## flow/design.v

```verilog
module EntryBox(Ai, Bi, Pi, Gi);
  input Ai, Bi;
  output Pi, Gi;
  wire Pi, Gi;
  xor(Pi, Ai, Bi);
  and(Gi, Ai, Bi);
endmodule
module GenerateBox(Pi, Gi, Gki, G);
  input Pi, Gi, Gki;
  output G;
  wire G;
  wire w1, w2;
  and(w1, Pi, Gki);
  or(G, w1, Gi);
endmodule
module PropagateBox(Pi, Gi, Pki, Gki, P, G);
  input Pi, Gi, Pki, Gki;
  output P, G;
  wire P, G;
  and(P, Pi, Pki);  
  GenerateBox gbox(.Pi(Pi), .Gi(Gi), .Gki(Gki), .G(G));
endmodule
module SumBlock(Pi, Gki, Si);
  input Pi, Gki;
  output Si;
  wire Si;
  xor(Si, Pi, Gki);
endmodule
`timescale 1ns / 1ns
module KoggeStoneAdder8bit(A, B, Ci, S, Co);
  input Ci;
  input [7:0] A, B;
  output [7:0] S;
  output Co;
  wire [7:0] S;
  wire Co;
  wire P00, P01, P02, P03, P04, P05, P06, P07;
  wire G00, G01, G02, G03, G04, G05, G06, G07;
  wire P11, P12, P13, P14, P15, P16, P17;
  wire G10, G11, G12, G13, G14, G15, G16, G17;
  wire P23, P24, P25, P26, P27;
  wire G21, G22, G23, G24, G25, G26, G27;
  wire P37;
  wire G33, G34, G35, G36;
  EntryBox E0(.Ai(A[0]), .Bi(B[0]), .Pi(P00), .Gi(G00));
  EntryBox E1(.Ai(A[1]), .Bi(B[1]), .Pi(P01), .Gi(G01));
  EntryBox E2(.Ai(A[2]), .Bi(B[2]), .Pi(P02), .Gi(G02));
  EntryBox E3(.Ai(A[3]), .Bi(B[3]), .Pi(P03), .Gi(G03));
  EntryBox E4(.Ai(A[4]), .Bi(B[4]), .Pi(P04), .Gi(G04));
  EntryBox E5(.Ai(A[5]), .Bi(B[5]), .Pi(P05), .Gi(G05));
  EntryBox E6(.Ai(A[6]), .Bi(B[6]), .Pi(P06), .Gi(G06));
  EntryBox E7(.Ai(A[7]), .Bi(B[7]), .Pi(P07), .Gi(G07));
  GenerateBox  GB10 (.Pi(P00), .Gi(G00), .Gki(Ci),  .G(G10));
  PropagateBox PB11 (.Pi(P01), .Gi(G01), .Pki(P00), .Gki(G00), .P(P11), .G(G11));
  PropagateBox PB12 (.Pi(P02), .Gi(G02), .Pki(P01), .Gki(G01), .P(P12), .G(G12));
  PropagateBox PB13 (.Pi(P03), .Gi(G03), .Pki(P02), .Gki(G02), .P(P13), .G(G13));
  PropagateBox PB14 (.Pi(P04), .Gi(G04), .Pki(P03), .Gki(G03), .P(P14), .G(G14));
  PropagateBox PB15 (.Pi(P05), .Gi(G05), .Pki(P04), .Gki(G04), .P(P15), .G(G15));
  PropagateBox PB16 (.Pi(P06), .Gi(G06), .Pki(P05), .Gki(G05), .P(P16), .G(G16));
  PropagateBox PB17 (.Pi(P07), .Gi(G07), .Pki(P06), .Gki(G06), .P(P17), .G(G17));
  GenerateBox  GB21 (.Pi(P11), .Gi(G11), .Gki(Ci),  .G(G21));
  GenerateBox  GB22 (.Pi(P12), .Gi(G12), .Gki(G10), .G(G22));
  PropagateBox PB23 (.Pi(P13), .Gi(G13), .Pki(P11), .Gki(G11), .P(P23), .G(G23));
  PropagateBox PB24 (.Pi(P14), .Gi(G14), .Pki(P12), .Gki(G12), .P(P24), .G(G24));
  PropagateBox PB25 (.Pi(P15), .Gi(G15), .Pki(P13), .Gki(G13), .P(P25), .G(G25));
  PropagateBox PB26 (.Pi(P16), .Gi(G16), .Pki(P14), .Gki(G14), .P(P26), .G(G26));
  PropagateBox PB27 (.Pi(P17), .Gi(G17), .Pki(P15), .Gki(G15), .P(P27), .G(G27));
  GenerateBox  GB33 (.Pi(P23), .Gi(G23), .Gki(Ci),  .G(G33));
  GenerateBox  GB34 (.Pi(P24), .Gi(G24), .Gki(G10), .G(G34));
  GenerateBox  GB35 (.Pi(P25), .Gi(G25), .Gki(G21), .G(G35));
  GenerateBox  GB36 (.Pi(P26), .Gi(G26), .Gki(G22), .G(G36));
  PropagateBox PB37 (.Pi(P27), .Gi(G27), .Pki(P23), .Gki(G23), .P(P37), .G(G37));
  GenerateBox  GB47 (.Pi(P37), .Gi(G37), .Gki(Ci), .G(Co)); 
  SumBlock S0(.Pi(P00), .Gki(Ci),  .Si(S[0]));
  SumBlock S1(.Pi(P01), .Gki(G10), .Si(S[1]));
  SumBlock S2(.Pi(P02), .Gki(G21), .Si(S[2]));
  SumBlock S3(.Pi(P03), .Gki(G22), .Si(S[3]));
  SumBlock S4(.Pi(P04), .Gki(G33), .Si(S[4]));
  SumBlock S5(.Pi(P05), .Gki(G34), .Si(S[5]));
  SumBlock S6(.Pi(P06), .Gki(G35), .Si(S[6]));
  SumBlock S7(.Pi(P07), .Gki(G36), .Si(S[7]));
endmodule
`timescale 1ns / 1ns
module KSA_24bit(Ci, A, B, S, Co);
	input Ci;						 
	input [23:0] A, B;			 
	output wire [23:0] S;		 
	output wire Co;				 
	wire W1, W2;
	KoggeStoneAdder8bit KSA0(.A(A[7:0]),   .B(B[7:0]),   .Ci(Ci), .S(S[7:0]),   .Co(W1));
	KoggeStoneAdder8bit KSA1(.A(A[15:8]),  .B(B[15:8]),  .Ci(W1), .S(S[15:8]),  .Co(W2));
	KoggeStoneAdder8bit KSA2(.A(A[23:16]), .B(B[23:16]), .Ci(W2), .S(S[23:16]), .Co(Co));
endmodule
`timescale 1ns / 1ns
module KSA_48bit(Ci, A, B, S, Co);
	input Ci;						 
	input [47:0] A, B;			 
	output wire [47:0] S;		 
	output wire Co;				 
	wire W1, W2, W3, W4, W5;
	KoggeStoneAdder8bit KSA0(.A(A[7:0]),   .B(B[7:0]),   .Ci(Ci), .S(S[7:0]),   .Co(W1));
	KoggeStoneAdder8bit KSA1(.A(A[15:8]),  .B(B[15:8]),  .Ci(W1), .S(S[15:8]),  .Co(W2));
	KoggeStoneAdder8bit KSA2(.A(A[23:16]), .B(B[23:16]), .Ci(W2), .S(S[23:16]), .Co(W3));
	KoggeStoneAdder8bit KSA3(.A(A[31:24]), .B(B[31:24]), .Ci(W3), .S(S[31:24]), .Co(W4));
	KoggeStoneAdder8bit KSA4(.A(A[39:32]), .B(B[39:32]), .Ci(W4), .S(S[39:32]), .Co(W5));
	KoggeStoneAdder8bit KSA5(.A(A[47:40]), .B(B[47:40]), .Ci(W5), .S(S[47:40]), .Co(Co));
endmodule
module Mux(sel,in0,in1,out);
input wire sel;
input wire [23:0] in0,in1;
output wire [23:0] out;
assign out=(sel)? in1:in0;
endmodule
`timescale 1ns / 1ps
module FSA_24bit_u(Multiplicand, Multiplier, Result);
	input wire [23:0] Multiplicand;
	input wire [23:0] Multiplier;
	output wire [47:0] Result;
	wire [47:0] W0,	 W1,  W2,  W3,  W4,  W5,  W6,  W7,  W8,  W9,  W10, W11;
	wire [47:0] W12, W13, W14, W15, W16, W17, W18, W19, W20, W21;
	wire [23:0] WAND0,	WAND1,	WAND2,	WAND3,	WAND4,	WAND5,	WAND6,	WAND7; 
	wire [23:0] WAND8,	WAND9,	WAND10, WAND11, WAND12, WAND13, WAND14, WAND15; 
	wire [23:0] WAND16, WAND17, WAND18, WAND19, WAND20, WAND21, WAND22, WAND23;
	and(WAND0[0], Multiplicand[0], Multiplier[0]);
	and(WAND0[1], Multiplicand[1], Multiplier[0]);
	and(WAND0[2], Multiplicand[2], Multiplier[0]);
	and(WAND0[3], Multiplicand[3], Multiplier[0]);
	and(WAND0[4], Multiplicand[4], Multiplier[0]);
	and(WAND0[5], Multiplicand[5], Multiplier[0]);
	and(WAND0[6], Multiplicand[6], Multiplier[0]);
	and(WAND0[7], Multiplicand[7], Multiplier[0]);
	and(WAND0[8], Multiplicand[8], Multiplier[0]);
	and(WAND0[9], Multiplicand[9], Multiplier[0]);
	and(WAND0[10], Multiplicand[10], Multiplier[0]);
	and(WAND0[11], Multiplicand[11], Multiplier[0]);
	and(WAND0[12], Multiplicand[12], Multiplier[0]);
	and(WAND0[13], Multiplicand[13], Multiplier[0]);
	and(WAND0[14], Multiplicand[14], Multiplier[0]);
	and(WAND0[15], Multiplicand[15], Multiplier[0]);
	and(WAND0[16], Multiplicand[16], Multiplier[0]);
	and(WAND0[17], Multiplicand[17], Multiplier[0]);
	and(WAND0[18], Multiplicand[18], Multiplier[0]);
	and(WAND0[19], Multiplicand[19], Multiplier[0]);
	and(WAND0[20], Multiplicand[20], Multiplier[0]);
	and(WAND0[21], Multiplicand[21], Multiplier[0]);
	and(WAND0[22], Multiplicand[22], Multiplier[0]);
	and(WAND0[23], Multiplicand[23], Multiplier[0]);
	and(WAND1[0], Multiplicand[0], Multiplier[1]);
	and(WAND1[1], Multiplicand[1], Multiplier[1]);
	and(WAND1[2], Multiplicand[2], Multiplier[1]);
	and(WAND1[3], Multiplicand[3], Multiplier[1]);
	and(WAND1[4], Multiplicand[4], Multiplier[1]);
	and(WAND1[5], Multiplicand[5], Multiplier[1]);
	and(WAND1[6], Multiplicand[6], Multiplier[1]);
	and(WAND1[7], Multiplicand[7], Multiplier[1]);
	and(WAND1[8], Multiplicand[8], Multiplier[1]);
	and(WAND1[9], Multiplicand[9], Multiplier[1]);
	and(WAND1[10], Multiplicand[10], Multiplier[1]);
	and(WAND1[11], Multiplicand[11], Multiplier[1]);
	and(WAND1[12], Multiplicand[12], Multiplier[1]);
	and(WAND1[13], Multiplicand[13], Multiplier[1]);
	and(WAND1[14], Multiplicand[14], Multiplier[1]);
	and(WAND1[15], Multiplicand[15], Multiplier[1]);
	and(WAND1[16], Multiplicand[16], Multiplier[1]);
	and(WAND1[17], Multiplicand[17], Multiplier[1]);
	and(WAND1[18], Multiplicand[18], Multiplier[1]);
	and(WAND1[19], Multiplicand[19], Multiplier[1]);
	and(WAND1[20], Multiplicand[20], Multiplier[1]);
	and(WAND1[21], Multiplicand[21], Multiplier[1]);
	and(WAND1[22], Multiplicand[22], Multiplier[1]);
	and(WAND1[23], Multiplicand[23], Multiplier[1]);
	and(WAND2[0], Multiplicand[0], Multiplier[2]);
	and(WAND2[1], Multiplicand[1], Multiplier[2]);
	and(WAND2[2], Multiplicand[2], Multiplier[2]);
	and(WAND2[3], Multiplicand[3], Multiplier[2]);
	and(WAND2[4], Multiplicand[4], Multiplier[2]);
	and(WAND2[5], Multiplicand[5], Multiplier[2]);
	and(WAND2[6], Multiplicand[6], Multiplier[2]);
	and(WAND2[7], Multiplicand[7], Multiplier[2]);
	and(WAND2[8], Multiplicand[8], Multiplier[2]);
	and(WAND2[9], Multiplicand[9], Multiplier[2]);
	and(WAND2[10], Multiplicand[10], Multiplier[2]);
	and(WAND2[11], Multiplicand[11], Multiplier[2]);
	and(WAND2[12], Multiplicand[12], Multiplier[2]);
	and(WAND2[13], Multiplicand[13], Multiplier[2]);
	and(WAND2[14], Multiplicand[14], Multiplier[2]);
	and(WAND2[15], Multiplicand[15], Multiplier[2]);
	and(WAND2[16], Multiplicand[16], Multiplier[2]);
	and(WAND2[17], Multiplicand[17], Multiplier[2]);
	and(WAND2[18], Multiplicand[18], Multiplier[2]);
	and(WAND2[19], Multiplicand[19], Multiplier[2]);
	and(WAND2[20], Multiplicand[20], Multiplier[2]);
	and(WAND2[21], Multiplicand[21], Multiplier[2]);
	and(WAND2[22], Multiplicand[22], Multiplier[2]);
	and(WAND2[23], Multiplicand[23], Multiplier[2]);
	and(WAND3[0], Multiplicand[0], Multiplier[3]);
	and(WAND3[1], Multiplicand[1], Multiplier[3]);
	and(WAND3[2], Multiplicand[2], Multiplier[3]);
	and(WAND3[3], Multiplicand[3], Multiplier[3]);
	and(WAND3[4], Multiplicand[4], Multiplier[3]);
	and(WAND3[5], Multiplicand[5], Multiplier[3]);
	and(WAND3[6], Multiplicand[6], Multiplier[3]);
	and(WAND3[7], Multiplicand[7], Multiplier[3]);
	and(WAND3[8], Multiplicand[8], Multiplier[3]);
	and(WAND3[9], Multiplicand[9], Multiplier[3]);
	and(WAND3[10], Multiplicand[10], Multiplier[3]);
	and(WAND3[11], Multiplicand[11], Multiplier[3]);
	and(WAND3[12], Multiplicand[12], Multiplier[3]);
	and(WAND3[13], Multiplicand[13], Multiplier[3]);
	and(WAND3[14], Multiplicand[14], Multiplier[3]);
	and(WAND3[15], Multiplicand[15], Multiplier[3]);
	and(WAND3[16], Multiplicand[16], Multiplier[3]);
	and(WAND3[17], Multiplicand[17], Multiplier[3]);
	and(WAND3[18], Multiplicand[18], Multiplier[3]);
	and(WAND3[19], Multiplicand[19], Multiplier[3]);
	and(WAND3[20], Multiplicand[20], Multiplier[3]);
	and(WAND3[21], Multiplicand[21], Multiplier[3]);
	and(WAND3[22], Multiplicand[22], Multiplier[3]);
	and(WAND3[23], Multiplicand[23], Multiplier[3]);
	and(WAND4[0], Multiplicand[0], Multiplier[4]);
	and(WAND4[1], Multiplicand[1], Multiplier[4]);
	and(WAND4[2], Multiplicand[2], Multiplier[4]);
	and(WAND4[3], Multiplicand[3], Multiplier[4]);
	and(WAND4[4], Multiplicand[4], Multiplier[4]);
	and(WAND4[5], Multiplicand[5], Multiplier[4]);
	and(WAND4[6], Multiplicand[6], Multiplier[4]);
	and(WAND4[7], Multiplicand[7], Multiplier[4]);
	and(WAND4[8], Multiplicand[8], Multiplier[4]);
	and(WAND4[9], Multiplicand[9], Multiplier[4]);
	and(WAND4[10], Multiplicand[10], Multiplier[4]);
	and(WAND4[11], Multiplicand[11], Multiplier[4]);
	and(WAND4[12], Multiplicand[12], Multiplier[4]);
	and(WAND4[13], Multiplicand[13], Multiplier[4]);
	and(WAND4[14], Multiplicand[14], Multiplier[4]);
	and(WAND4[15], Multiplicand[15], Multiplier[4]);
	and(WAND4[16], Multiplicand[16], Multiplier[4]);
	and(WAND4[17], Multiplicand[17], Multiplier[4]);
	and(WAND4[18], Multiplicand[18], Multiplier[4]);
	and(WAND4[19], Multiplicand[19], Multiplier[4]);
	and(WAND4[20], Multiplicand[20], Multiplier[4]);
	and(WAND4[21], Multiplicand[21], Multiplier[4]);
	and(WAND4[22], Multiplicand[22], Multiplier[4]);
	and(WAND4[23], Multiplicand[23], Multiplier[4]);
	and(WAND5[0], Multiplicand[0], Multiplier[5]);
	and(WAND5[1], Multiplicand[1], Multiplier[5]);
	and(WAND5[2], Multiplicand[2], Multiplier[5]);
	and(WAND5[3], Multiplicand[3], Multiplier[5]);
	and(WAND5[4], Multiplicand[4], Multiplier[5]);
	and(WAND5[5], Multiplicand[5], Multiplier[5]);
	and(WAND5[6], Multiplicand[6], Multiplier[5]);
	and(WAND5[7], Multiplicand[7], Multiplier[5]);
	and(WAND5[8], Multiplicand[8], Multiplier[5]);
	and(WAND5[9], Multiplicand[9], Multiplier[5]);
	and(WAND5[10], Multiplicand[10], Multiplier[5]);
	and(WAND5[11], Multiplicand[11], Multiplier[5]);
	and(WAND5[12], Multiplicand[12], Multiplier[5]);
	and(WAND5[13], Multiplicand[13], Multiplier[5]);
	and(WAND5[14], Multiplicand[14], Multiplier[5]);
	and(WAND5[15], Multiplicand[15], Multiplier[5]);
	and(WAND5[16], Multiplicand[16], Multiplier[5]);
	and(WAND5[17], Multiplicand[17], Multiplier[5]);
	and(WAND5[18], Multiplicand[18], Multiplier[5]);
	and(WAND5[19], Multiplicand[19], Multiplier[5]);
	and(WAND5[20], Multiplicand[20], Multiplier[5]);
	and(WAND5[21], Multiplicand[21], Multiplier[5]);
	and(WAND5[22], Multiplicand[22], Multiplier[5]);
	and(WAND5[23], Multiplicand[23], Multiplier[5]);
	and(WAND6[0], Multiplicand[0], Multiplier[6]);
	and(WAND6[1], Multiplicand[1], Multiplier[6]);
	and(WAND6[2], Multiplicand[2], Multiplier[6]);
	and(WAND6[3], Multiplicand[3], Multiplier[6]);
	and(WAND6[4], Multiplicand[4], Multiplier[6]);
	and(WAND6[5], Multiplicand[5], Multiplier[6]);
	and(WAND6[6], Multiplicand[6], Multiplier[6]);
	and(WAND6[7], Multiplicand[7], Multiplier[6]);
	and(WAND6[8], Multiplicand[8], Multiplier[6]);
	and(WAND6[9], Multiplicand[9], Multiplier[6]);
	and(WAND6[10], Multiplicand[10], Multiplier[6]);
	and(WAND6[11], Multiplicand[11], Multiplier[6]);
	and(WAND6[12], Multiplicand[12], Multiplier[6]);
	and(WAND6[13], Multiplicand[13], Multiplier[6]);
	and(WAND6[14], Multiplicand[14], Multiplier[6]);
	and(WAND6[15], Multiplicand[15], Multiplier[6]);
	and(WAND6[16], Multiplicand[16], Multiplier[6]);
	and(WAND6[17], Multiplicand[17], Multiplier[6]);
	and(WAND6[18], Multiplicand[18], Multiplier[6]);
	and(WAND6[19], Multiplicand[19], Multiplier[6]);
	and(WAND6[20], Multiplicand[20], Multiplier[6]);
	and(WAND6[21], Multiplicand[21], Multiplier[6]);
	and(WAND6[22], Multiplicand[22], Multiplier[6]);
	and(WAND6[23], Multiplicand[23], Multiplier[6]);
	and(WAND7[0], Multiplicand[0], Multiplier[7]);
	and(WAND7[1], Multiplicand[1], Multiplier[7]);
	and(WAND7[2], Multiplicand[2], Multiplier[7]);
	and(WAND7[3], Multiplicand[3], Multiplier[7]);
	and(WAND7[4], Multiplicand[4], Multiplier[7]);
	and(WAND7[5], Multiplicand[5], Multiplier[7]);
	and(WAND7[6], Multiplicand[6], Multiplier[7]);
	and(WAND7[7], Multiplicand[7], Multiplier[7]);
	and(WAND7[8], Multiplicand[8], Multiplier[7]);
	and(WAND7[9], Multiplicand[9], Multiplier[7]);
	and(WAND7[10], Multiplicand[10], Multiplier[7]);
	and(WAND7[11], Multiplicand[11], Multiplier[7]);
	and(WAND7[12], Multiplicand[12], Multiplier[7]);
	and(WAND7[13], Multiplicand[13], Multiplier[7]);
	and(WAND7[14], Multiplicand[14], Multiplier[7]);
	and(WAND7[15], Multiplicand[15], Multiplier[7]);
	and(WAND7[16], Multiplicand[16], Multiplier[7]);
	and(WAND7[17], Multiplicand[17], Multiplier[7]);
	and(WAND7[18], Multiplicand[18], Multiplier[7]);
	and(WAND7[19], Multiplicand[19], Multiplier[7]);
	and(WAND7[20], Multiplicand[20], Multiplier[7]);
	and(WAND7[21], Multiplicand[21], Multiplier[7]);
	and(WAND7[22], Multiplicand[22], Multiplier[7]);
	and(WAND7[23], Multiplicand[23], Multiplier[7]);
	and(WAND8[0], Multiplicand[0], Multiplier[8]);
	and(WAND8[1], Multiplicand[1], Multiplier[8]);
	and(WAND8[2], Multiplicand[2], Multiplier[8]);
	and(WAND8[3], Multiplicand[3], Multiplier[8]);
	and(WAND8[4], Multiplicand[4], Multiplier[8]);
	and(WAND8[5], Multiplicand[5], Multiplier[8]);
	and(WAND8[6], Multiplicand[6], Multiplier[8]);
	and(WAND8[7], Multiplicand[7], Multiplier[8]);
	and(WAND8[8], Multiplicand[8], Multiplier[8]);
	and(WAND8[9], Multiplicand[9], Multiplier[8]);
	and(WAND8[10], Multiplicand[10], Multiplier[8]);
	and(WAND8[11], Multiplicand[11], Multiplier[8]);
	and(WAND8[12], Multiplicand[12], Multiplier[8]);
	and(WAND8[13], Multiplicand[13], Multiplier[8]);
	and(WAND8[14], Multiplicand[14], Multiplier[8]);
	and(WAND8[15], Multiplicand[15], Multiplier[8]);
	and(WAND8[16], Multiplicand[16], Multiplier[8]);
	and(WAND8[17], Multiplicand[17], Multiplier[8]);
	and(WAND8[18], Multiplicand[18], Multiplier[8]);
	and(WAND8[19], Multiplicand[19], Multiplier[8]);
	and(WAND8[20], Multiplicand[20], Multiplier[8]);
	and(WAND8[21], Multiplicand[21], Multiplier[8]);
	and(WAND8[22], Multiplicand[22], Multiplier[8]);
	and(WAND8[23], Multiplicand[23], Multiplier[8]);
	and(WAND9[0], Multiplicand[0], Multiplier[9]);
	and(WAND9[1], Multiplicand[1], Multiplier[9]);
	and(WAND9[2], Multiplicand[2], Multiplier[9]);
	and(WAND9[3], Multiplicand[3], Multiplier[9]);
	and(WAND9[4], Multiplicand[4], Multiplier[9]);
	and(WAND9[5], Multiplicand[5], Multiplier[9]);
	and(WAND9[6], Multiplicand[6], Multiplier[9]);
	and(WAND9[7], Multiplicand[7], Multiplier[9]);
	and(WAND9[8], Multiplicand[8], Multiplier[9]);
	and(WAND9[9], Multiplicand[9], Multiplier[9]);
	and(WAND9[10], Multiplicand[10], Multiplier[9]);
	and(WAND9[11], Multiplicand[11], Multiplier[9]);
	and(WAND9[12], Multiplicand[12], Multiplier[9]);
	and(WAND9[13], Multiplicand[13], Multiplier[9]);
	and(WAND9[14], Multiplicand[14], Multiplier[9]);
	and(WAND9[15], Multiplicand[15], Multiplier[9]);
	and(WAND9[16], Multiplicand[16], Multiplier[9]);
	and(WAND9[17], Multiplicand[17], Multiplier[9]);
	and(WAND9[18], Multiplicand[18], Multiplier[9]);
	and(WAND9[19], Multiplicand[19], Multiplier[9]);
	and(WAND9[20], Multiplicand[20], Multiplier[9]);
	and(WAND9[21], Multiplicand[21], Multiplier[9]);
	and(WAND9[22], Multiplicand[22], Multiplier[9]);
	and(WAND9[23], Multiplicand[23], Multiplier[9]);
	and(WAND10[0], Multiplicand[0], Multiplier[10]);
	and(WAND10[1], Multiplicand[1], Multiplier[10]);
	and(WAND10[2], Multiplicand[2], Multiplier[10]);
	and(WAND10[3], Multiplicand[3], Multiplier[10]);
	and(WAND10[4], Multiplicand[4], Multiplier[10]);
	and(WAND10[5], Multiplicand[5], Multiplier[10]);
	and(WAND10[6], Multiplicand[6], Multiplier[10]);
	and(WAND10[7], Multiplicand[7], Multiplier[10]);
	and(WAND10[8], Multiplicand[8], Multiplier[10]);
	and(WAND10[9], Multiplicand[9], Multiplier[10]);
	and(WAND10[10], Multiplicand[10], Multiplier[10]);
	and(WAND10[11], Multiplicand[11], Multiplier[10]);
	and(WAND10[12], Multiplicand[12], Multiplier[10]);
	and(WAND10[13], Multiplicand[13], Multiplier[10]);
	and(WAND10[14], Multiplicand[14], Multiplier[10]);
	and(WAND10[15], Multiplicand[15], Multiplier[10]);
	and(WAND10[16], Multiplicand[16], Multiplier[10]);
	and(WAND10[17], Multiplicand[17], Multiplier[10]);
	and(WAND10[18], Multiplicand[18], Multiplier[10]);
	and(WAND10[19], Multiplicand[19], Multiplier[10]);
	and(WAND10[20], Multiplicand[20], Multiplier[10]);
	and(WAND10[21], Multiplicand[21], Multiplier[10]);
	and(WAND10[22], Multiplicand[22], Multiplier[10]);
	and(WAND10[23], Multiplicand[23], Multiplier[10]);
	and(WAND11[0], Multiplicand[0], Multiplier[11]);
	and(WAND11[1], Multiplicand[1], Multiplier[11]);
	and(WAND11[2], Multiplicand[2], Multiplier[11]);
	and(WAND11[3], Multiplicand[3], Multiplier[11]);
	and(WAND11[4], Multiplicand[4], Multiplier[11]);
	and(WAND11[5], Multiplicand[5], Multiplier[11]);
	and(WAND11[6], Multiplicand[6], Multiplier[11]);
	and(WAND11[7], Multiplicand[7], Multiplier[11]);
	and(WAND11[8], Multiplicand[8], Multiplier[11]);
	and(WAND11[9], Multiplicand[9], Multiplier[11]);
	and(WAND11[10], Multiplicand[10], Multiplier[11]);
	and(WAND11[11], Multiplicand[11], Multiplier[11]);
	and(WAND11[12], Multiplicand[12], Multiplier[11]);
	and(WAND11[13], Multiplicand[13], Multiplier[11]);
	and(WAND11[14], Multiplicand[14], Multiplier[11]);
	and(WAND11[15], Multiplicand[15], Multiplier[11]);
	and(WAND11[16], Multiplicand[16], Multiplier[11]);
	and(WAND11[17], Multiplicand[17], Multiplier[11]);
	and(WAND11[18], Multiplicand[18], Multiplier[11]);
	and(WAND11[19], Multiplicand[19], Multiplier[11]);
	and(WAND11[20], Multiplicand[20], Multiplier[11]);
	and(WAND11[21], Multiplicand[21], Multiplier[11]);
	and(WAND11[22], Multiplicand[22], Multiplier[11]);
	and(WAND11[23], Multiplicand[23], Multiplier[11]);
	and(WAND12[0], Multiplicand[0], Multiplier[12]);
	and(WAND12[1], Multiplicand[1], Multiplier[12]);
	and(WAND12[2], Multiplicand[2], Multiplier[12]);
	and(WAND12[3], Multiplicand[3], Multiplier[12]);
	and(WAND12[4], Multiplicand[4], Multiplier[12]);
	and(WAND12[5], Multiplicand[5], Multiplier[12]);
	and(WAND12[6], Multiplicand[6], Multiplier[12]);
	and(WAND12[7], Multiplicand[7], Multiplier[12]);
	and(WAND12[8], Multiplicand[8], Multiplier[12]);
	and(WAND12[9], Multiplicand[9], Multiplier[12]);
	and(WAND12[10], Multiplicand[10], Multiplier[12]);
	and(WAND12[11], Multiplicand[11], Multiplier[12]);
	and(WAND12[12], Multiplicand[12], Multiplier[12]);
	and(WAND12[13], Multiplicand[13], Multiplier[12]);
	and(WAND12[14], Multiplicand[14], Multiplier[12]);
	and(WAND12[15], Multiplicand[15], Multiplier[12]);
	and(WAND12[16], Multiplicand[16], Multiplier[12]);
	and(WAND12[17], Multiplicand[17], Multiplier[12]);
	and(WAND12[18], Multiplicand[18], Multiplier[12]);
	and(WAND12[19], Multiplicand[19], Multiplier[12]);
	and(WAND12[20], Multiplicand[20], Multiplier[12]);
	and(WAND12[21], Multiplicand[21], Multiplier[12]);
	and(WAND12[22], Multiplicand[22], Multiplier[12]);
	and(WAND12[23], Multiplicand[23], Multiplier[12]);
	and(WAND13[0], Multiplicand[0], Multiplier[13]);
	and(WAND13[1], Multiplicand[1], Multiplier[13]);
	and(WAND13[2], Multiplicand[2], Multiplier[13]);
	and(WAND13[3], Multiplicand[3], Multiplier[13]);
	and(WAND13[4], Multiplicand[4], Multiplier[13]);
	and(WAND13[5], Multiplicand[5], Multiplier[13]);
	and(WAND13[6], Multiplicand[6], Multiplier[13]);
	and(WAND13[7], Multiplicand[7], Multiplier[13]);
	and(WAND13[8], Multiplicand[8], Multiplier[13]);
	and(WAND13[9], Multiplicand[9], Multiplier[13]);
	and(WAND13[10], Multiplicand[10], Multiplier[13]);
	and(WAND13[11], Multiplicand[11], Multiplier[13]);
	and(WAND13[12], Multiplicand[12], Multiplier[13]);
	and(WAND13[13], Multiplicand[13], Multiplier[13]);
	and(WAND13[14], Multiplicand[14], Multiplier[13]);
	and(WAND13[15], Multiplicand[15], Multiplier[13]);
	and(WAND13[16], Multiplicand[16], Multiplier[13]);
	and(WAND13[17], Multiplicand[17], Multiplier[13]);
	and(WAND13[18], Multiplicand[18], Multiplier[13]);
	and(WAND13[19], Multiplicand[19], Multiplier[13]);
	and(WAND13[20], Multiplicand[20], Multiplier[13]);
	and(WAND13[21], Multiplicand[21], Multiplier[13]);
	and(WAND13[22], Multiplicand[22], Multiplier[13]);
	and(WAND13[23], Multiplicand[23], Multiplier[13]);
	and(WAND14[0], Multiplicand[0], Multiplier[14]);
	and(WAND14[1], Multiplicand[1], Multiplier[14]);
	and(WAND14[2], Multiplicand[2], Multiplier[14]);
	and(WAND14[3], Multiplicand[3], Multiplier[14]);
	and(WAND14[4], Multiplicand[4], Multiplier[14]);
	and(WAND14[5], Multiplicand[5], Multiplier[14]);
	and(WAND14[6], Multiplicand[6], Multiplier[14]);
	and(WAND14[7], Multiplicand[7], Multiplier[14]);
	and(WAND14[8], Multiplicand[8], Multiplier[14]);
	and(WAND14[9], Multiplicand[9], Multiplier[14]);
	and(WAND14[10], Multiplicand[10], Multiplier[14]);
	and(WAND14[11], Multiplicand[11], Multiplier[14]);
	and(WAND14[12], Multiplicand[12], Multiplier[14]);
	and(WAND14[13], Multiplicand[13], Multiplier[14]);
	and(WAND14[14], Multiplicand[14], Multiplier[14]);
	and(WAND14[15], Multiplicand[15], Multiplier[14]);
	and(WAND14[16], Multiplicand[16], Multiplier[14]);
	and(WAND14[17], Multiplicand[17], Multiplier[14]);
	and(WAND14[18], Multiplicand[18], Multiplier[14]);
	and(WAND14[19], Multiplicand[19], Multiplier[14]);
	and(WAND14[20], Multiplicand[20], Multiplier[14]);
	and(WAND14[21], Multiplicand[21], Multiplier[14]);
	and(WAND14[22], Multiplicand[22], Multiplier[14]);
	and(WAND14[23], Multiplicand[23], Multiplier[14]);
	and(WAND15[0], Multiplicand[0], Multiplier[15]);
	and(WAND15[1], Multiplicand[1], Multiplier[15]);
	and(WAND15[2], Multiplicand[2], Multiplier[15]);
	and(WAND15[3], Multiplicand[3], Multiplier[15]);
	and(WAND15[4], Multiplicand[4], Multiplier[15]);
	and(WAND15[5], Multiplicand[5], Multiplier[15]);
	and(WAND15[6], Multiplicand[6], Multiplier[15]);
	and(WAND15[7], Multiplicand[7], Multiplier[15]);
	and(WAND15[8], Multiplicand[8], Multiplier[15]);
	and(WAND15[9], Multiplicand[9], Multiplier[15]);
	and(WAND15[10], Multiplicand[10], Multiplier[15]);
	and(WAND15[11], Multiplicand[11], Multiplier[15]);
	and(WAND15[12], Multiplicand[12], Multiplier[15]);
	and(WAND15[13], Multiplicand[13], Multiplier[15]);
	and(WAND15[14], Multiplicand[14], Multiplier[15]);
	and(WAND15[15], Multiplicand[15], Multiplier[15]);
	and(WAND15[16], Multiplicand[16], Multiplier[15]);
	and(WAND15[17], Multiplicand[17], Multiplier[15]);
	and(WAND15[18], Multiplicand[18], Multiplier[15]);
	and(WAND15[19], Multiplicand[19], Multiplier[15]);
	and(WAND15[20], Multiplicand[20], Multiplier[15]);
	and(WAND15[21], Multiplicand[21], Multiplier[15]);
	and(WAND15[22], Multiplicand[22], Multiplier[15]);
	and(WAND15[23], Multiplicand[23], Multiplier[15]);
	and(WAND16[0], Multiplicand[0], Multiplier[16]);
	and(WAND16[1], Multiplicand[1], Multiplier[16]);
	and(WAND16[2], Multiplicand[2], Multiplier[16]);
	and(WAND16[3], Multiplicand[3], Multiplier[16]);
	and(WAND16[4], Multiplicand[4], Multiplier[16]);
	and(WAND16[5], Multiplicand[5], Multiplier[16]);
	and(WAND16[6], Multiplicand[6], Multiplier[16]);
	and(WAND16[7], Multiplicand[7], Multiplier[16]);
	and(WAND16[8], Multiplicand[8], Multiplier[16]);
	and(WAND16[9], Multiplicand[9], Multiplier[16]);
	and(WAND16[10], Multiplicand[10], Multiplier[16]);
	and(WAND16[11], Multiplicand[11], Multiplier[16]);
	and(WAND16[12], Multiplicand[12], Multiplier[16]);
	and(WAND16[13], Multiplicand[13], Multiplier[16]);
	and(WAND16[14], Multiplicand[14], Multiplier[16]);
	and(WAND16[15], Multiplicand[15], Multiplier[16]);
	and(WAND16[16], Multiplicand[16], Multiplier[16]);
	and(WAND16[17], Multiplicand[17], Multiplier[16]);
	and(WAND16[18], Multiplicand[18], Multiplier[16]);
	and(WAND16[19], Multiplicand[19], Multiplier[16]);
	and(WAND16[20], Multiplicand[20], Multiplier[16]);
	and(WAND16[21], Multiplicand[21], Multiplier[16]);
	and(WAND16[22], Multiplicand[22], Multiplier[16]);
	and(WAND16[23], Multiplicand[23], Multiplier[16]);
	and(WAND17[0], Multiplicand[0], Multiplier[17]);
	and(WAND17[1], Multiplicand[1], Multiplier[17]);
	and(WAND17[2], Multiplicand[2], Multiplier[17]);
	and(WAND17[3], Multiplicand[3], Multiplier[17]);
	and(WAND17[4], Multiplicand[4], Multiplier[17]);
	and(WAND17[5], Multiplicand[5], Multiplier[17]);
	and(WAND17[6], Multiplicand[6], Multiplier[17]);
	and(WAND17[7], Multiplicand[7], Multiplier[17]);
	and(WAND17[8], Multiplicand[8], Multiplier[17]);
	and(WAND17[9], Multiplicand[9], Multiplier[17]);
	and(WAND17[10], Multiplicand[10], Multiplier[17]);
	and(WAND17[11], Multiplicand[11], Multiplier[17]);
	and(WAND17[12], Multiplicand[12], Multiplier[17]);
	and(WAND17[13], Multiplicand[13], Multiplier[17]);
	and(WAND17[14], Multiplicand[14], Multiplier[17]);
	and(WAND17[15], Multiplicand[15], Multiplier[17]);
	and(WAND17[16], Multiplicand[16], Multiplier[17]);
	and(WAND17[17], Multiplicand[17], Multiplier[17]);
	and(WAND17[18], Multiplicand[18], Multiplier[17]);
	and(WAND17[19], Multiplicand[19], Multiplier[17]);
	and(WAND17[20], Multiplicand[20], Multiplier[17]);
	and(WAND17[21], Multiplicand[21], Multiplier[17]);
	and(WAND17[22], Multiplicand[22], Multiplier[17]);
	and(WAND17[23], Multiplicand[23], Multiplier[17]);
	and(WAND18[0], Multiplicand[0], Multiplier[18]);
	and(WAND18[1], Multiplicand[1], Multiplier[18]);
	and(WAND18[2], Multiplicand[2], Multiplier[18]);
	and(WAND18[3], Multiplicand[3], Multiplier[18]);
	and(WAND18[4], Multiplicand[4], Multiplier[18]);
	and(WAND18[5], Multiplicand[5], Multiplier[18]);
	and(WAND18[6], Multiplicand[6], Multiplier[18]);
	and(WAND18[7], Multiplicand[7], Multiplier[18]);
	and(WAND18[8], Multiplicand[8], Multiplier[18]);
	and(WAND18[9], Multiplicand[9], Multiplier[18]);
	and(WAND18[10], Multiplicand[10], Multiplier[18]);
	and(WAND18[11], Multiplicand[11], Multiplier[18]);
	and(WAND18[12], Multiplicand[12], Multiplier[18]);
	and(WAND18[13], Multiplicand[13], Multiplier[18]);
	and(WAND18[14], Multiplicand[14], Multiplier[18]);
	and(WAND18[15], Multiplicand[15], Multiplier[18]);
	and(WAND18[16], Multiplicand[16], Multiplier[18]);
	and(WAND18[17], Multiplicand[17], Multiplier[18]);
	and(WAND18[18], Multiplicand[18], Multiplier[18]);
	and(WAND18[19], Multiplicand[19], Multiplier[18]);
	and(WAND18[20], Multiplicand[20], Multiplier[18]);
	and(WAND18[21], Multiplicand[21], Multiplier[18]);
	and(WAND18[22], Multiplicand[22], Multiplier[18]);
	and(WAND18[23], Multiplicand[23], Multiplier[18]);
	and(WAND19[0], Multiplicand[0], Multiplier[19]);
	and(WAND19[1], Multiplicand[1], Multiplier[19]);
	and(WAND19[2], Multiplicand[2], Multiplier[19]);
	and(WAND19[3], Multiplicand[3], Multiplier[19]);
	and(WAND19[4], Multiplicand[4], Multiplier[19]);
	and(WAND19[5], Multiplicand[5], Multiplier[19]);
	and(WAND19[6], Multiplicand[6], Multiplier[19]);
	and(WAND19[7], Multiplicand[7], Multiplier[19]);
	and(WAND19[8], Multiplicand[8], Multiplier[19]);
	and(WAND19[9], Multiplicand[9], Multiplier[19]);
	and(WAND19[10], Multiplicand[10], Multiplier[19]);
	and(WAND19[11], Multiplicand[11], Multiplier[19]);
	and(WAND19[12], Multiplicand[12], Multiplier[19]);
	and(WAND19[13], Multiplicand[13], Multiplier[19]);
	and(WAND19[14], Multiplicand[14], Multiplier[19]);
	and(WAND19[15], Multiplicand[15], Multiplier[19]);
	and(WAND19[16], Multiplicand[16], Multiplier[19]);
	and(WAND19[17], Multiplicand[17], Multiplier[19]);
	and(WAND19[18], Multiplicand[18], Multiplier[19]);
	and(WAND19[19], Multiplicand[19], Multiplier[19]);
	and(WAND19[20], Multiplicand[20], Multiplier[19]);
	and(WAND19[21], Multiplicand[21], Multiplier[19]);
	and(WAND19[22], Multiplicand[22], Multiplier[19]);
	and(WAND19[23], Multiplicand[23], Multiplier[19]);
	and(WAND20[0], Multiplicand[0], Multiplier[20]);
	and(WAND20[1], Multiplicand[1], Multiplier[20]);
	and(WAND20[2], Multiplicand[2], Multiplier[20]);
	and(WAND20[3], Multiplicand[3], Multiplier[20]);
	and(WAND20[4], Multiplicand[4], Multiplier[20]);
	and(WAND20[5], Multiplicand[5], Multiplier[20]);
	and(WAND20[6], Multiplicand[6], Multiplier[20]);
	and(WAND20[7], Multiplicand[7], Multiplier[20]);
	and(WAND20[8], Multiplicand[8], Multiplier[20]);
	and(WAND20[9], Multiplicand[9], Multiplier[20]);
	and(WAND20[10], Multiplicand[10], Multiplier[20]);
	and(WAND20[11], Multiplicand[11], Multiplier[20]);
	and(WAND20[12], Multiplicand[12], Multiplier[20]);
	and(WAND20[13], Multiplicand[13], Multiplier[20]);
	and(WAND20[14], Multiplicand[14], Multiplier[20]);
	and(WAND20[15], Multiplicand[15], Multiplier[20]);
	and(WAND20[16], Multiplicand[16], Multiplier[20]);
	and(WAND20[17], Multiplicand[17], Multiplier[20]);
	and(WAND20[18], Multiplicand[18], Multiplier[20]);
	and(WAND20[19], Multiplicand[19], Multiplier[20]);
	and(WAND20[20], Multiplicand[20], Multiplier[20]);
	and(WAND20[21], Multiplicand[21], Multiplier[20]);
	and(WAND20[22], Multiplicand[22], Multiplier[20]);
	and(WAND20[23], Multiplicand[23], Multiplier[20]);
	and(WAND21[0], Multiplicand[0], Multiplier[21]);
	and(WAND21[1], Multiplicand[1], Multiplier[21]);
	and(WAND21[2], Multiplicand[2], Multiplier[21]);
	and(WAND21[3], Multiplicand[3], Multiplier[21]);
	and(WAND21[4], Multiplicand[4], Multiplier[21]);
	and(WAND21[5], Multiplicand[5], Multiplier[21]);
	and(WAND21[6], Multiplicand[6], Multiplier[21]);
	and(WAND21[7], Multiplicand[7], Multiplier[21]);
	and(WAND21[8], Multiplicand[8], Multiplier[21]);
	and(WAND21[9], Multiplicand[9], Multiplier[21]);
	and(WAND21[10], Multiplicand[10], Multiplier[21]);
	and(WAND21[11], Multiplicand[11], Multiplier[21]);
	and(WAND21[12], Multiplicand[12], Multiplier[21]);
	and(WAND21[13], Multiplicand[13], Multiplier[21]);
	and(WAND21[14], Multiplicand[14], Multiplier[21]);
	and(WAND21[15], Multiplicand[15], Multiplier[21]);
	and(WAND21[16], Multiplicand[16], Multiplier[21]);
	and(WAND21[17], Multiplicand[17], Multiplier[21]);
	and(WAND21[18], Multiplicand[18], Multiplier[21]);
	and(WAND21[19], Multiplicand[19], Multiplier[21]);
	and(WAND21[20], Multiplicand[20], Multiplier[21]);
	and(WAND21[21], Multiplicand[21], Multiplier[21]);
	and(WAND21[22], Multiplicand[22], Multiplier[21]);
	and(WAND21[23], Multiplicand[23], Multiplier[21]);
	and(WAND22[0], Multiplicand[0], Multiplier[22]);
	and(WAND22[1], Multiplicand[1], Multiplier[22]);
	and(WAND22[2], Multiplicand[2], Multiplier[22]);
	and(WAND22[3], Multiplicand[3], Multiplier[22]);
	and(WAND22[4], Multiplicand[4], Multiplier[22]);
	and(WAND22[5], Multiplicand[5], Multiplier[22]);
	and(WAND22[6], Multiplicand[6], Multiplier[22]);
	and(WAND22[7], Multiplicand[7], Multiplier[22]);
	and(WAND22[8], Multiplicand[8], Multiplier[22]);
	and(WAND22[9], Multiplicand[9], Multiplier[22]);
	and(WAND22[10], Multiplicand[10], Multiplier[22]);
	and(WAND22[11], Multiplicand[11], Multiplier[22]);
	and(WAND22[12], Multiplicand[12], Multiplier[22]);
	and(WAND22[13], Multiplicand[13], Multiplier[22]);
	and(WAND22[14], Multiplicand[14], Multiplier[22]);
	and(WAND22[15], Multiplicand[15], Multiplier[22]);
	and(WAND22[16], Multiplicand[16], Multiplier[22]);
	and(WAND22[17], Multiplicand[17], Multiplier[22]);
	and(WAND22[18], Multiplicand[18], Multiplier[22]);
	and(WAND22[19], Multiplicand[19], Multiplier[22]);
	and(WAND22[20], Multiplicand[20], Multiplier[22]);
	and(WAND22[21], Multiplicand[21], Multiplier[22]);
	and(WAND22[22], Multiplicand[22], Multiplier[22]);
	and(WAND22[23], Multiplicand[23], Multiplier[22]);
	and(WAND23[0], Multiplicand[0], Multiplier[23]);
	and(WAND23[1], Multiplicand[1], Multiplier[23]);
	and(WAND23[2], Multiplicand[2], Multiplier[23]);
	and(WAND23[3], Multiplicand[3], Multiplier[23]);
	and(WAND23[4], Multiplicand[4], Multiplier[23]);
	and(WAND23[5], Multiplicand[5], Multiplier[23]);
	and(WAND23[6], Multiplicand[6], Multiplier[23]);
	and(WAND23[7], Multiplicand[7], Multiplier[23]);
	and(WAND23[8], Multiplicand[8], Multiplier[23]);
	and(WAND23[9], Multiplicand[9], Multiplier[23]);
	and(WAND23[10], Multiplicand[10], Multiplier[23]);
	and(WAND23[11], Multiplicand[11], Multiplier[23]);
	and(WAND23[12], Multiplicand[12], Multiplier[23]);
	and(WAND23[13], Multiplicand[13], Multiplier[23]);
	and(WAND23[14], Multiplicand[14], Multiplier[23]);
	and(WAND23[15], Multiplicand[15], Multiplier[23]);
	and(WAND23[16], Multiplicand[16], Multiplier[23]);
	and(WAND23[17], Multiplicand[17], Multiplier[23]);
	and(WAND23[18], Multiplicand[18], Multiplier[23]);
	and(WAND23[19], Multiplicand[19], Multiplier[23]);
	and(WAND23[20], Multiplicand[20], Multiplier[23]);
	and(WAND23[21], Multiplicand[21], Multiplier[23]);
	and(WAND23[22], Multiplicand[22], Multiplier[23]);
	and(WAND23[23], Multiplicand[23], Multiplier[23]);
	KSA_48bit KSA0  (.Ci(1'b0), .A({24'b0, WAND0}),         .B({23'b0, WAND1, 1'b0}),   .S(W0),  .Co());
	KSA_48bit KSA1  (.Ci(1'b0), .A({22'b0, WAND2, 2'b0}),   .B({21'b0, WAND3, 3'b0}),   .S(W1),  .Co());
	KSA_48bit KSA2  (.Ci(1'b0), .A({20'b0, WAND4, 4'b0}),   .B({19'b0, WAND5, 5'b0}),   .S(W2),  .Co());
	KSA_48bit KSA3  (.Ci(1'b0), .A({18'b0, WAND6, 6'b0}),   .B({17'b0, WAND7, 7'b0}),   .S(W3),  .Co());
	KSA_48bit KSA4  (.Ci(1'b0), .A({16'b0, WAND8, 8'b0}),   .B({15'b0, WAND9, 9'b0}),   .S(W4),  .Co());
	KSA_48bit KSA5  (.Ci(1'b0), .A({14'b0, WAND10, 10'b0}), .B({13'b0, WAND11, 11'b0}), .S(W5),  .Co());
	KSA_48bit KSA6  (.Ci(1'b0), .A({12'b0, WAND12, 12'b0}), .B({11'b0, WAND13, 13'b0}), .S(W6),  .Co());
	KSA_48bit KSA7  (.Ci(1'b0), .A({10'b0, WAND14, 14'b0}), .B({9'b0, WAND15, 15'b0}),  .S(W7),  .Co());
	KSA_48bit KSA8  (.Ci(1'b0), .A({8'b0, WAND16, 16'b0}),  .B({7'b0, WAND17, 17'b0}),  .S(W8),  .Co());
	KSA_48bit KSA9  (.Ci(1'b0), .A({6'b0, WAND18, 18'b0}),  .B({5'b0, WAND19, 19'b0}),  .S(W9),  .Co());
	KSA_48bit KSA10 (.Ci(1'b0), .A({4'b0, WAND20, 20'b0}),  .B({3'b0, WAND21, 21'b0}),  .S(W10), .Co());
	KSA_48bit KSA11 (.Ci(1'b0), .A({2'b0, WAND22, 22'b0}),  .B({1'b0, WAND23, 23'b0}),  .S(W11), .Co());
	KSA_48bit KSA12 (.Ci(1'b0), .A(W0),    .B(W1),    .S(W12),   .Co());
	KSA_48bit KSA13 (.Ci(1'b0), .A(W2),    .B(W3),    .S(W13),   .Co());
	KSA_48bit KSA14 (.Ci(1'b0), .A(W4),    .B(W5),    .S(W14),   .Co());
	KSA_48bit KSA15 (.Ci(1'b0), .A(W6),    .B(W7),    .S(W15),   .Co());
	KSA_48bit KSA16 (.Ci(1'b0), .A(W8),    .B(W9),    .S(W16),   .Co());
	KSA_48bit KSA17 (.Ci(1'b0), .A(W10),   .B(W11),   .S(W17),   .Co());
	KSA_48bit KSA18 (.Ci(1'b0), .A(W12),   .B(W13),   .S(W18),   .Co());
	KSA_48bit KSA19 (.Ci(1'b0), .A(W14),   .B(W15),   .S(W19),   .Co());
	KSA_48bit KSA20 (.Ci(1'b0), .A(W16),   .B(W17),   .S(W20),   .Co());
	KSA_48bit KSA21 (.Ci(1'b0), .A(W18),   .B(W19),   .S(W21),   .Co());
	KSA_48bit KSA22 (.Ci(1'b0), .A(W20),   .B(W21),   .S(Result),   .Co());
endmodule
`timescale 1ns / 1ps
module FloatMultiplier_rounding(Multiplicand, Multiplier, Result);
	input wire [31:0] Multiplicand;
	input wire [31:0] Multiplier;
	output wire [31:0] Result;
	wire [47:0] Wmult;
	wire [23:0] Wmux, Wround;
	wire [7:0] WE1;
	FSA_24bit_u Mult( .Multiplicand({1'b1,Multiplicand[22:0]}), .Multiplier({1'b1,Multiplier[22:0]}), .Result(Wmult));
	Mux m2to1( .sel(Wmult[47]), .in0(Wmult[45:22]), .in1(Wmult[46:23]), .out(Wmux));
	KSA_24bit addr( .Ci(Wmux[0]), .A({1'b0,Wmux[23:1]}), .B(24'b0), .S(Wround), .Co());
	assign Result[22:0] = Wround[22:0];
	KoggeStoneAdder8bit Add1( .A(Multiplicand[30:23]), .B(8'b10000001), .Ci(Wmult[47]), .S(WE1), .Co());
	KoggeStoneAdder8bit Add2( .A(WE1), .B(Multiplier[30:23]), .Ci(Wround[23]), .S(Result[30:23]), .Co());
	xor x1(Result[31],Multiplicand[31],Multiplier[31]);
endmodule
module Circle_Area_Calculator(clk, rst, radius, area);
  input wire clk, rst;
  input wire [31:0] radius;
  output reg [31:0] area;
  wire [31:0] Square_radius, Result;
  parameter Pi = 32'b01000000010010010000111111010000;
  FloatMultiplier_rounding FM0(.Multiplicand(radius), .Multiplier(radius), .Result(Square_radius));
  FloatMultiplier_rounding FM1(.Multiplicand(Square_radius), .Multiplier(Pi), .Result(Result));
  always @(posedge clk) begin
	if(rst) begin
		area[31:0] <= 1'b0;
	end else begin
		area[31:0] <= Result[31:0];
	end
  end
endmodule
```

## flow/run.sh

```bash
#!/bin/bash
# the make line also repeats each setting of config.mk as NAME=value (left out here)
make -C /OpenROAD-flow-scripts/flow DESIGN_CONFIG=/design/flow/config.mk WORK_HOME=/design/flow/orfs CLKGATE_MAP_FILE= finish
```

## flow/config.mk

```make
export PLATFORM = sky130hd
export DESIGN_NAME = Circle_Area_Calculator
export DESIGN_NICKNAME = Circle_Area_Calculator
export VERILOG_FILES = /design/flow/design.v
export SDC_FILE = /design/flow/constraint.sdc
export NUM_CORES = 4
export LEC_CHECK = 0
export ABC_AREA = 1
export CAP_MARGIN = 20
export CORE_MARGIN = 2
export CORE_UTILIZATION = 72
export CTS_CLUSTER_DIAMETER = 197
export CTS_CLUSTER_SIZE = 98
export SLEW_MARGIN = 20
```

## flow/constraint.sdc

```tcl
create_clock -name core_clock -period 45.4 [get_ports {clk}]
set_input_delay 9.0800 -clock core_clock [delete_from_list [all_inputs] [get_ports {clk}]]
set_output_delay 9.0800 -clock core_clock [all_outputs]
set_load 0.01 [all_outputs]
```

==> out/writeup.txt, run 1 <==
The portion of synthesized area spent on multiplexers is 0%. The area fraction in full adders, half adders and majority gates is 30.73%. After detailed routing, the total wire length is 76590 um. The number of hold buffers added after CTS was 0. The number of clock sinks is 31. Summing all multi-input logic gate instances after layout gives 0.02734 mm^2.

The core region is 0.04432 mm^2. In the placement report, post-DP HPWL is listed as 65990 um. Type of the worst setup path: input port to flop. The routed length per instance was 13.57 um; the largest incremental delay on the critical path was 0.63 ns.

The final hold violation count is 0. Setup slack on the worst path after placement came out at 11.64 ns. No sink is reached through more buffers than the 2 on the longest clock path. After routing the design area is 0.03374 mm^2.

The run gives 32.51% as the global-route total usage across every layer. The dominant delay contributor by cell family on the critical path is simple AND/OR/NAND/NOR gates.

The timing report shows the most common cell along the critical path to be nor2_1. Once placement finished, the instance area stood at 0.03359 mm^2. The number of maximum-capacitance violations is 0. Yosys mapped the design onto 69 distinct sky130hd cell types. The via-per-instance ratio works out to 5.436. For this run, the leading register cell type out of synthesis is dfxtp_1. The tools report the endpoint kind of the worst setup timing path as a flop.

The non-filler instance count after layout is 5645. Among the non-sequential cells, adder cells take the most area. The run gives 0 as the number of endpoints failing setup at the final stage.

Yosys instantiated no cell more often than inv_1. The final timing report gives a worst setup slack of 11.60 ns. For the standard-cell row count, the log shows 77.

Summing the sequential cell areas from Yosys gives 1.914% of the chip area. Summing all flip-flop and latch instances after layout gives 620.6 um^2. The most critical min-delay path falls under input port to flop.

With the share of synthesized registers carrying an async set or reset at 0%, the final clock period utilization by the worst path is 74.44%. The maximum level of the CTS H-tree was 2. Total negative slack for setup checks: 0 ns. Looking at the clock tree report, the root buffer type is clkbuf_16. The area growth from synthesis to layout is 4.036%. The number of cells after detailed placement was 5638; the path length in cells of the critical path was 140.

For reference, the top cells by area after synthesis are ha_1 (24%), inv_1 (12%), nand2_1 (11%), xor2_1 (9.8%), a21oi_1 (7.9%). The area of the chip was 0.04675 mm^2; the compound-gate portion of the synthesized area was 16.91%. The beginning of the critical path was radius[2].

Max fanout on the critical path was recorded as 34. The worst pin sits at a relative slew slack of 47.40%. Cells fill 76.12% of the core in the end.

The overflow left after global routing came out at 0. Overall die height: 216.2 um. For the number of global-route vias before repair, the log shows 28900.

The final timing report derives a shortest allowable period of 33.80 ns. The post-CTS repair timing setup buffer count is 0. The post-cts gate resize count was 0; the number of detailed-routing iterations run before antenna repair was 6.

The largest net degree at the start of global routing was 35. The flow ran to the end and the layout has no timing, DRC or antenna violations. The hold-critical path depth was 7; the cell area after synthesis was 0.03243 mm^2. The synthesis run shows the most used standard cells to be inv_1 (1077), nand2_1 (925), ha_1 (630). The script reports the combined buffer and inverter count of the critical path as 16. TritonCTS built the clock tree. The placement summary gives the final routability congestion estimate as 0.9393. Nets still carrying antenna violations after routing amount to 0.

The tools report the timing-limited maximum frequency as 0.02959 GHz. The number of synthesized flops with an enable pin was 0. For this design, Yosys synthesis ends with a cell count of 5045. The cell type that accounts for the most area after synthesis is ha_1.

Per the post-synthesis report, the number of cells in the design is 5045. The stat command in Yosys gives a chip area of 0.03243 mm^2. Setup repair after global routing left no endpoint under its margin.

Hold timing on the final database bottoms out at a slack of 9.827 ns. The simple-gate portion of the synthesized area was 20.56%; the global-route wire length before repair was 130600 um. According to the floorplan report, the die width is 216.2 um. The timing endpoint of the critical path was area[28]. The max-slew violation count is 0. The average instance in the mapped netlist occupies 6.428 um^2. The critical path's slowest stage uses the library cell fa_1. According to the finish report, the design has a final net count of 5821. According to the I/O placement log, the pin count is 66. The run gives 0.7864 ns for the slew at the pin with the worst max-slew slack.

The run gives 31 for the number of synthesized register bits. The number of antenna violations at the first check in global routing is 0. The logs give 3907 for the count of fill cells added during filler insertion and 2 for the number of warning messages in the yosys log. The data arrival time reported for the critical path is 33.92 ns. The violation tally recorded at the end of detailed-routing iteration 0 is 1749. For this block, the via count after detailed routing is 30690.

The number of clock buffers added by TritonCTS is 5. Hold analysis lists the worst path endpoint as area[30]. The top-area cell type share of the netlist area came out at 24.31%.

The initial core utilization came out at 73.17%. The placement report lists the number of port buffers as 62. The worst setup path is launched from an input port.

The number of OpenROAD warnings was 32. On the reported timing paths, the clock transition at the registers reads 0.05 ns. Startpoint of the tightest hold check path: radius[29]. The run gives 16.05% for the area fraction in xor and xnor cells. The script parses the final routing iteration and logs DRC violations as 0.

The tools report the number of diodes as 0. The run gives 45.52 ns for the data required time of the critical path.
layer usage:
metal	global-route usage, %	part of all wire [%]
met5	0	0
met3	1.853	5.3
met4	5.548	1.8
met1	44.16	47
met2	57.38	46
layout make-up:
class                   instances  share of cell area (%)
clock inverters                 1                 0.01484
repair buffers                 85                   2.351
inverters                    1092                   12.16
well taps                     592                   2.196
multi-input cells            3838                   81.03
flip-flops and latches         31                   1.840
clock buffers                   6                  0.4117
==> run 2: changes to the inputs <==
ABC_AREA = 0   (was 1)
CAP_MARGIN = 35   (was 20)
CORE_ASPECT_RATIO = 0.5   (was unset)
CTS_CLUSTER_DIAMETER = 346   (was 197)
CTS_CLUSTER_SIZE = 97   (was 98)
HOLD_SLACK_MARGIN = 0.29   (was unset)
PLACE_DENSITY = 0.37   (was unset)
SETUP_SLACK_MARGIN = -1.44   (was unset)
TNS_END_PERCENT = 15   (was unset)
clock period = 17.9 ns   (was 45.4 ns; I/O delays follow)
==> out/writeup.txt, run 2 <==
The run stopped with a tool error. It got as far as detailed placement (3_5_place_dp) and failed there. The tool reported: "[ERROR DPL-0038] Utilization greater than 100%, impossible to legalize".

The run gives 153.7 um (was 216.2 um) for the overall die height. The synthesized area divided by synthesized cell count was 7.506 um^2 (was 6.428 um^2); the initial core utilization was 73.44% (was 73.17%). The count of buffers inserted at the top-level ports is 62 (unchanged), and the mux share of post-synthesis cell area is 0.6091% (was 0%). The run gives 1.035 (was 0.9393) for the final weighted congestion of routability-driven global placement. The register area share after synthesis is 1.924% (was 1.914%), and the number of synthesized flops with an enable pin is 0 (unchanged).

The number of standard cells after synthesis was 4297 (was 5045); the number of synthesized register bits was 31 (unchanged). Prevailing post-synth register cell: dfxtp_1 (unchanged). The run gives 0.04661 mm^2 (was 0.04675 mm^2) for the area of the chip.

The distinct cell type count of the synthesized netlist is 106 (was 69). The run gives 0.03225 mm^2 (was 0.03243 mm^2) for the total cell area reported by yosys after synthesis. The area inside the core boundary is 0.04392 mm^2 (was 0.04432 mm^2). Post-synthesis cell type with the largest combined area: ha_1 (unchanged). The die extent in x was 303.3 um (was 216.2 um). The cell area after synthesis was 0.03225 mm^2 (was 0.03243 mm^2); the area fraction in full adders, half adders and majority gates was 31.02% (was 30.73%). Area contributors post-synth: ha_1 (24%), xnor2_1 (11%), fa_1 (6.5%), a21oi_1 (6.3%), xor2_1 (4.9%) (was ha_1 (24%), inv_1 (12%), nand2_1 (11%), xor2_1 (9.8%), a21oi_1 (7.9%)).

Most used standard cells in the synthesized netlist: ha_1 (630), xnor2_1 (416), a21oi_1 (406) (was inv_1 (1077), nand2_1 (925), ha_1 (630)). The run gives 66 (unchanged) for the number of top-level design ports. Number of warning messages in the yosys log: 2 (unchanged).

The share of synthesized registers carrying an async set or reset came out at 0% (unchanged). The standard-cell row count is 54 (was 77). The area fraction in xor and xnor cells came out at 16.43% (was 16.05%). The most common cell in the synthesized netlist was ha_1 (was inv_1). The simple-gate portion of the synthesized area was 19.17% (was 20.56%).

Largest combinational cell category by area: adder cells (unchanged). The run gives 25.46% (was 16.91%) for the compound-gate portion of the synthesized area. Total cells reported by yosys after synthesis: 4297 (was 5045).

The top-area cell type share of the netlist area is 24.44% (was 24.31%).
run 2: stage by stage:
| stage | setup WS (ns) | hold slack (ns) | cells | TNS [ns] |
|---|---|---|---|---|
| floorplan | -7.099 | 3.781 | 4299 | -186.53 |
| global placement | -7.489 | 4.314 | 6373 | -207.39 |
==> run 3: changes to the inputs <==
ABC_AREA = unset   (was 0)
CAP_MARGIN = 20   (was 35)
CORE_ASPECT_RATIO = unset   (was 0.5)
CORE_UTILIZATION = 53   (was 72)
CTS_CLUSTER_DIAMETER = unset   (was 346)
CTS_CLUSTER_SIZE = unset   (was 97)
PLACE_DENSITY = unset   (was 0.37)
SETUP_SLACK_MARGIN = 4.47   (was -1.44)
TNS_END_PERCENT = 5   (was 15)
clock period = 15.6 ns   (was 17.9 ns; I/O delays follow)
==> out/writeup.txt, run 3 <==
The flow ran to the end, but the layout failed its checks. Failing layout checks were recorded as negative setup slack. The final worst-path setup slack was -9.188 ns. The path length in cells of the critical path came out at 128.

The run gives 59.21% for the headroom to the max-slew limit. Counting endpoints that fail hold in the final report gives 0.

The cell area after synthesis is 0.03225 mm^2 (unchanged). Overall routing resource usage recorded by global route was 31.93%. Among all stages on the critical path, the largest delay is contributed by o41ai_4. Post-synthesis to final-layout area growth: 45.02%. The mux share of post-synthesis cell area was 0.6091% (unchanged). Counting pins that exceed their max-slew limit in the final report gives 0. Type of the worst setup path: input port to flop. The launch point of the critical path was reported as radius[0].

The first TritonRoute pass finished after 8 iterations. After filler insertion, the fill cell instance count of the layout stands at 4817. The tools report the overflow left after global routing as 0.

Number of top-level design ports: 66 (unchanged). With the synthesized area divided by synthesized cell count at 7.506 um^2 (unchanged), the number of buffer and inverter stages on the critical path is 8. Area fraction in xor and xnor cells: 16.43% (unchanged).

The clock period minus worst slack is 24.79 ns, and the distinct cell type count of the synthesized netlist is 106 (unchanged). The overall die height is 250.7 um (was 153.7 um), and the data required time of the critical path is 15.75 ns. In the hold timing report, the worst path depth is 3.

Prevailing post-synth register cell: dfxtp_1 (unchanged). The tools report the global-route wire length before repair as 167700 um. The logs give 0.9272 (was 1.035) for the final weighted congestion of routability-driven global placement and 0.03225 mm^2 (unchanged) for the total cell area reported by yosys after synthesis. Counting every sink on the clock net gives 31.

The clock passes through at most 2 buffers. Setup repair after global routing could not meet its margin everywhere. The number of warnings reported in the stage logs is 33.

In the final report, the number of endpoints failing setup comes to 31. Count of nets after finishing: 6672. The number of standard cells after synthesis is 4297 (unchanged). The tools report the standard-cell row count as 90 (was 54). Most used cell along the critical path: a21oi_2. The number of synthesized flops with an enable pin was 0 (unchanged); the area of the chip was 0.06284 mm^2 (was 0.04661 mm^2).

The most common cell in the synthesized netlist is ha_1 (unchanged). The area inside the core boundary is 0.06025 mm^2 (was 0.04392 mm^2). The worst hold path belongs to the class input port to flop. The area fraction in full adders, half adders and majority gates was 31.02% (unchanged); the number of warning messages in the yosys log was 2 (unchanged). The final wirelength was 102500 um; the total cells reported by yosys after synthesis was 4297 (unchanged). Entering global routing, the biggest net connects 34 pins. The compound-gate portion of the synthesized area is 25.46% (unchanged). The simple-gate portion of the synthesized area is 19.17% (unchanged).

The routed design shows a wire length per standard cell of 15.33 um. In this run, post-CTS hold repair placed 0 buffers. For the pin with the worst max-slew slack, the measured transition is 0.6054 ns. In this run the worst path has a maximum fanout of 5. Most used standard cells in the synthesized netlist: ha_1 (630), xnor2_1 (416), a21oi_1 (406) (unchanged).

Hold analysis lists the worst path endpoint as area[24]. Maximum level of the CTS H-tree: 2. The tree is rooted in a clkbuf_16. The critical path arrival came out at 24.94 ns. The area used by multi-input combinational logic was 0.03065 mm^2; the register area share after synthesis was 1.924% (unchanged). The tools report the post-placement worst setup slack as -10.04 ns. The tally of nets with antenna violations remaining after routing was 0.

The worst setup path is captured at a flop. The dominant delay contributor by cell family on the critical path was AND-OR/OR-AND gates. The number of antenna violations at the first check in global routing was 1; the clock buffer count from CTS was 5. The post-synthesis cell type with the largest combined area is ha_1 (unchanged).

The sequential cell area was 620.6 um^2. Remaining design rule violation count: 0. The largest combinational cell category by area is adder cells (unchanged). The top-area cell type share of the netlist area is 24.44% (unchanged). The final clock period utilization by the worst path was 158.9%.

The final standard cell utilization of the core was 77.64%; the overall via count from detail_route was 35830. The startpoint of the tightest hold check path is rst.

The logs give 35580 for the number of global-route vias before repair and 88650 um for the HPWL after detailed placement. The number of synthesized register bits came out at 31 (unchanged). The first routing iteration left 1598 violations. Area contributors post-synth: ha_1 (24%), xnor2_1 (11%), fa_1 (6.5%), a21oi_1 (6.3%), xor2_1 (4.9%) (unchanged). According to the timing report, the critical path is captured at area[30]. The run gives 62 (unchanged) for the count of buffers inserted at the top-level ports. Largest incremental delay on the critical path: 0.50 ns. Timing-limited maximum frequency: 0.04034 GHz. The die extent in x is 250.7 um (was 303.3 um). The number of maximum-capacitance violations was 0. Kind of start point of the critical path: an input port. The clock transition at the registers of the reported paths is 0.05 ns. The run gives 0% (unchanged) for the share of synthesized registers carrying an async set or reset. For the initial core utilization, the log shows 53.53% (was 73.44%). Via-per-instance ratio: 5.357. TritonCTS built the clock tree.
[run 3: area by class of cell]
class,instances,area share [%]
diodes,1,0.005350
multi-input cells,3820,65.53
flip-flops and latches,31,1.327
repair buffers,1694,27.84
inverters,352,2.857
clock inverters,1,0.01605
clock buffers,7,0.3264
well taps,782,2.092
[run 3: layer usage]
layer	routed length, um	up-vias	track usage (%)
li1	-	18380	-
met1	45330	16590	39.56
met2	49190	657	58.30
met3	3987	202	2.307
met4	3993	0	10.42
met5	0	-	0
[run 3: timing repair]
action / 4_1_cts / 5_1_grt
pin swaps: 68 / 52
setup buffers: 46 / 10
resized: 85 / 31
setup endpoints to repair: 31 / 31
[run 3: through the flow]
stage / instance area [um^2] / TNS [ns] / instances / hold WS, ns
final: 46770 / -261.42 / 6688 / 3.643
after CTS: 46560 / -245.41 / 6677 / 3.640
after global placement: 45720 / -271.68 / 6623 / 3.856
after floorplan: 32650 / -246.62 / 4299 / 3.321
after global routing: 46770 / -305.31 / 6687 / 3.671
after detailed placement: 45720 / -286.34 / 6623 / 3.856
